v10:
==> flow/design.v <==
module segdec(input logic [3:0] in, output logic [6:0] out);
	always_comb
	begin
		case (in)
			4'b0000 :
				out = 7'b0111111;  
			4'b0001 :
				out = 7'b0000110;  
			4'b0010 :
				out = 7'b1011011;  
			4'b0011 :
				out = 7'b1001111;  
			4'b0100 :
				out = 7'b1100110;  
			4'b0101 :
				out = 7'b1101101;  
			4'b0110 :
				out = 7'b1111100;  
			4'b0111 :
				out = 7'b0000111;  
			4'b1000 :
				out = 7'b1111111;  
			4'b1001 :
				out = 7'b1100111;  
			4'b1010 :
				out = 7'b1000000;
			default :
				out = 7'b0000000;
    		endcase
	end
endmodule
module bin_to_bcd(input logic [7:0] in, output logic [3:0][6:0] disp);
logic[3:0] sign_num, units, tens, hundreds;
logic[7:0] num;
logic sign;
always_comb
begin
	sign = in[$high(in)];
	if(sign)  
		num = 0 - in;
	else
		num = in;
	hundreds = num / 100;
	num = num - (hundreds)*100;  
	tens = num / 10;
	num = num - (tens)*10;  
	units = num;
end
always_comb
	if(sign)
		sign_num = 4'hA;
	else
		sign_num = 4'hF;
segdec signdec
(
	.in(sign_num),
	.out(disp[3])
);
segdec hundreddec
(
	.in(hundreds),
	.out(disp[2])
);
segdec tendec
(
	.in(tens),
	.out(disp[1])
);
segdec unitdec
(
	.in(units),
	.out(disp[0])
);
endmodule
module debounce #(parameter int COUNT=500000) (input logic clk, signal_in, output logic signal_out);
logic prev_signal;
int unsigned cnt;
always_ff @(posedge clk)
begin
	if(prev_signal != signal_in)
	begin
		cnt <= 0;  
	end
	else if(cnt >= COUNT)
	begin
		cnt <= 0;  
		signal_out <= signal_in;
	end
	else
	begin
		cnt <= cnt +1;
	end
	prev_signal <= signal_in;
end
endmodule
module read_sm(input logic clk, reset_n, handshake, run, output logic read, done);
enum {HALT, WAIT_1, WAIT_0, DONE} state;
always_ff @(posedge clk, negedge reset_n)
begin
	if(!reset_n)
	begin
		state <= HALT;
		read <= 0;
	end
	else
	begin
		read <= 0;
		unique case(state)
			HALT : if(run) state <= WAIT_1;
			WAIT_1 :
			begin
				if(handshake)
				begin
					state <= WAIT_0;
					read <= '1;  
				end
			end
			WAIT_0 : if(!handshake) state <= DONE;
			DONE : state <= HALT;
		endcase
	end
end
always_comb
	if(state == DONE)
		done = 1;
	else
		done = 0;
endmodule
module sm(input logic clk, input logic [10-1:0] SW, input logic [8-1:0] re_res, im_res, output logic [8-1:0] LED, output logic [8-1:0] re_a, im_a, re_q, im_q);
typedef enum {REAL_A, IMAG_A, REAL_Q, IMAG_Q, DISP_REAL, DISP_IMAG} stateType;
stateType state;
logic reset_n;
logic handshake;
logic [8-1:0] data_in;
always_comb
begin
	reset_n = SW[$high(SW)];
	handshake = SW[$high(SW) -1];
	data_in =  SW[$high(SW) -2 : $low(SW)];
end
logic read_run, read_trigger, read_done;
read_sm re_sm0
(
	.clk(clk),
	.reset_n(reset_n),
	.handshake(handshake),
	.run(read_run),
	.read(read_trigger),
	.done(read_done)
);
always_comb
	read_run = (state == REAL_A) || (state == IMAG_A) || (state == REAL_Q) || (state == IMAG_Q);
always_ff @(posedge clk, negedge reset_n)
begin
	if(!reset_n)
		state <= REAL_A;
	else
	begin
		unique case(state)
			REAL_A: if(read_done) state <= IMAG_A;
			IMAG_A: if(read_done) state <= REAL_Q;
			REAL_Q: if(read_done) state <= IMAG_Q;
			IMAG_Q: if(read_done) state <= DISP_REAL;
			DISP_REAL : if(handshake == 1) state <= DISP_IMAG;
			DISP_IMAG : if(handshake == 0) state <= REAL_A;
		endcase
	end
end
always_ff @(posedge clk)
begin
	if(read_trigger)
	begin
		unique case(state)
			REAL_A: re_a <= data_in;
			IMAG_A: im_a <= data_in;
			REAL_Q: re_q <= data_in;
			IMAG_Q: im_q <= data_in;
			default: ;
		endcase
	end
end
always_comb
begin
	if(state == DISP_REAL)
		LED = re_res;
	else if(state == DISP_IMAG)
		LED = im_res;
	else
		LED = '0;
end
endmodule
module mult(input logic signed [(2*8 -1)-1:0] re_x, im_x, re_y, im_y, output logic signed [2*(2*8 -1)-1:0] re_z, im_z);
logic signed [(2*8 -1)-1:0] a,b,c,d;
always_comb
begin
	a = re_x;
	b = im_x;
	c = re_y;
	d = im_y;
end
logic signed [2*(2*8 -1)-1:0] ac, bd, ad, bc;
always_comb
begin
	ac = a*c;
	bd = b*d;
	ad = a*d;
	bc = b*c;
	re_z = ac - bd;
	im_z = ad + bc;
end
endmodule
module cmplx_mult(
input logic clk,
input logic [10-1:0] switches,
output logic [8-1:0] LED,
output logic [6:0] HEX0,
output logic [6:0] HEX1,
output logic [6:0] HEX2,
output logic [6:0] HEX3,
output logic [6:0] HEX4,
output logic [6:0] HEX5,
output logic [6:0] HEX6,
output logic [6:0] HEX7);
logic [8-1:0] re_a, im_a, re_q, im_q;
logic [8-1:0] re_res, im_res;
logic [10-1:0] SW;
always_comb
	SW[$high(SW)-2:$low(SW)] = switches[$high(switches)-2:$low(switches)];
debounce #(.COUNT(1000)) db0
(
	.clk(clk),
	.signal_in(switches[$high(switches)]),
	.signal_out(SW[$high(SW)])
);
debounce #(.COUNT(1000)) db1
(
	.clk(clk),
	.signal_in(switches[$high(switches)-1]),
	.signal_out(SW[$high(SW)-1])
);
sm sm0 (.*);
logic signed [(2*8 -1)-1:0] re_x, im_x, re_y, im_y;
logic signed [2*(2*8 -1)-1:0] re_z, im_z;
localparam INPUT_SHIFT = (2*8 -1) - 8;
localparam OUTPUT_LOW = 2*INPUT_SHIFT -1;
localparam OUTPUT_HIGH = OUTPUT_LOW + 8 -1;
always_comb
begin
	re_x = $signed(re_a);
	im_x = $signed(im_a);
	re_y = $signed(re_q) << INPUT_SHIFT;
	im_y = $signed(im_q) << INPUT_SHIFT;
	re_res = re_z[OUTPUT_HIGH : OUTPUT_LOW];
	im_res = im_z[OUTPUT_HIGH : OUTPUT_LOW];
end
mult mult0
(.*);
logic [3:0][6:0] sw_hex;
always_comb
begin
	HEX0 = ~ sw_hex[0];  
	HEX1 = ~ sw_hex[1];  
	HEX2 = ~ sw_hex[2];  
	HEX3 = ~ sw_hex[3];  
end
bin_to_bcd sw_disp
(
	.in(SW[7:0]),
	.disp(sw_hex)
);
logic [3:0][6:0] led_hex;
always_comb
begin
	HEX4 = ~ led_hex[0];  
	HEX5 = ~ led_hex[1];  
	HEX6 = ~ led_hex[2];  
	HEX7 = ~ led_hex[3];  
end
bin_to_bcd led_disp
(
	.in(LED),
	.disp(led_hex)
);
endmodule
clock: 13.2 ns
lec_check: 0
abc_area: 1
cap_margin: 20
core_margin: 2
core_utilization: 72
cts_cluster_diameter: 379
cts_cluster_size: 100
place_density: 0.6
slew_margin: 20
tns_end_percent: 10
run.sh (not shown) runs the stock make flow with config.mk's settings and CLKGATE_MAP_FILE=.
As the logs show, v10 stopped at global routing after a tool error, so it never reached the end of the flow.
The following lists how v34 was set up differently from v10:
Settings: removing TNS_END_PERCENT (formerly 10); setting HOLD_SLACK_MARGIN to 0.29 for the first time; changing CORE_UTILIZATION from 72 to 65; removing CTS_CLUSTER_DIAMETER (formerly 379); removing CTS_CLUSTER_SIZE (formerly 100); changing the clock period (ns, I/O delays scaled along) from 13.2 to 12.6.
- In v34 relative to v10, placement-stage cell area had gone up slightly.
- Layout checks on v34: not met. Flow itself completed; violations: setup timing.
- v10 -> v34: number of placement rows increased by a few percent
- Post-detailed-placement half-perimeter wirelength delta for v34 relative to v10: 4.2% lower
- Between v34 and v10, it is v34 whose number of buffers added to fix hold violations after cts is higher, by 1.
- Taking v10 as the reference, in v34 simple-gate area share of the yosys netlist about even, post-cts repair resize count decreased by about 2.4% relative to the old numbers.
- Relative to v10, the height of the chip measured on v34 has increased by a few percent.
- Relative to v10, the die area of v34 is higher by 2600 µm².
- Higher fraction of the core area occupied by cells at floorplan was reported by v10, not v34.
- Cmp v34 and v10 / area of the core region / higher: v34
- The worst slack after detailed placement number comes out lower for v34 vs v10.
Inputs modified between v34 and v35:
Settings: CORE_UTILIZATION changed from 65 to 25; HOLD_SLACK_MARGIN removed (was 0.29); ABC_AREA removed (was 1); the clock period (ns, I/O delays scaled along) changed from 12.6 to 18.8.
==> results <==
Of v34 and v35, only v35 finishes the flow clean. To summarise v34: no stage aborted, but the layout did not pass its checks, failing on setup timing. In the tables for v34 and v35, XOR/XNOR share of the synthesized area reads higher with v35. v34 → v35: worst clock skew dropped 3.7 ps, met3 layer wire length in the routed design dropped about 70%, total non-filler cell area in the finished layout dropped 16%. The buffer count excluding the clock tree in the final layout reported for v35 is smaller than that of v34 by 308. Summary of v35 over v34: wire length of the first global-routing pass -14 mm, worst hold slack decreased 210 ps, final sum of negative setup slack +12400 ps, global placer's final weighted congestion has decreased. Re count of pins on the block boundary: no difference whatsoever between v34 and v35.
### v35 -> v33
Settings: SETUP_SLACK_MARGIN newly set to 0.42; ABC_AREA newly set to 1; MAX_ROUTING_LAYER newly set to met5; PLACE_DENSITY_LB_ADDON newly set to 0.29; CELL_PAD_IN_SITES_GLOBAL_PLACEMENT newly set to 1; CORE_MARGIN changed from 2 to 10; MIN_ROUTING_LAYER newly set to met2; CORE_ASPECT_RATIO newly set to 1.37; TNS_END_PERCENT newly set to 5; GPL_TIMING_DRIVEN newly set to 1; CORE_UTILIZATION changed from 25 to 38; CTS_CLUSTER_SIZE newly set to 44; CAP_MARGIN changed from 20 to 25; PLACE_DENSITY removed (was 0.6).
### Flow results
Post-route clock skew essentially unchanged between v33 and v35.
The higher count of inserted tapcells of v35 and v33 is in v35.
Finished layout cell area ended up about 2% higher on v33 than on v35.
In v33, the final worst-path setup slack came out 980 ps above the value in v35.
v33 vs. v35: final-layout clock buffer total went down 1; wire length increased by about 22% relative to the old numbers; final critical delay including setup and external delays fell by 980 ps; area of combinational cells with multiple inputs dropped 3.5%.
Diff v35 -> v33: met3 wirelength from detailed routing grew by about 1200%; post-layout net count grew by about 22%.
Input-level comparison between v53 and v33:
Settings: swapping 10 for 9 in CORE_MARGIN; swapping 1 for 0 in GPL_TIMING_DRIVEN; swapping 1 for 0 in ABC_AREA.
Notes after the runs:
v53 vs v33, all-layer global routing usage went up by 1.7 points.
v53 has less setup slack than v33.
v33 vs v53, standard cell with the maximum stage delay on the critical path: edfxtp_1 vs or4b_2
The insertion delay of the later-clocked pin in the worst-skew pair was comparable across v33 and v53.
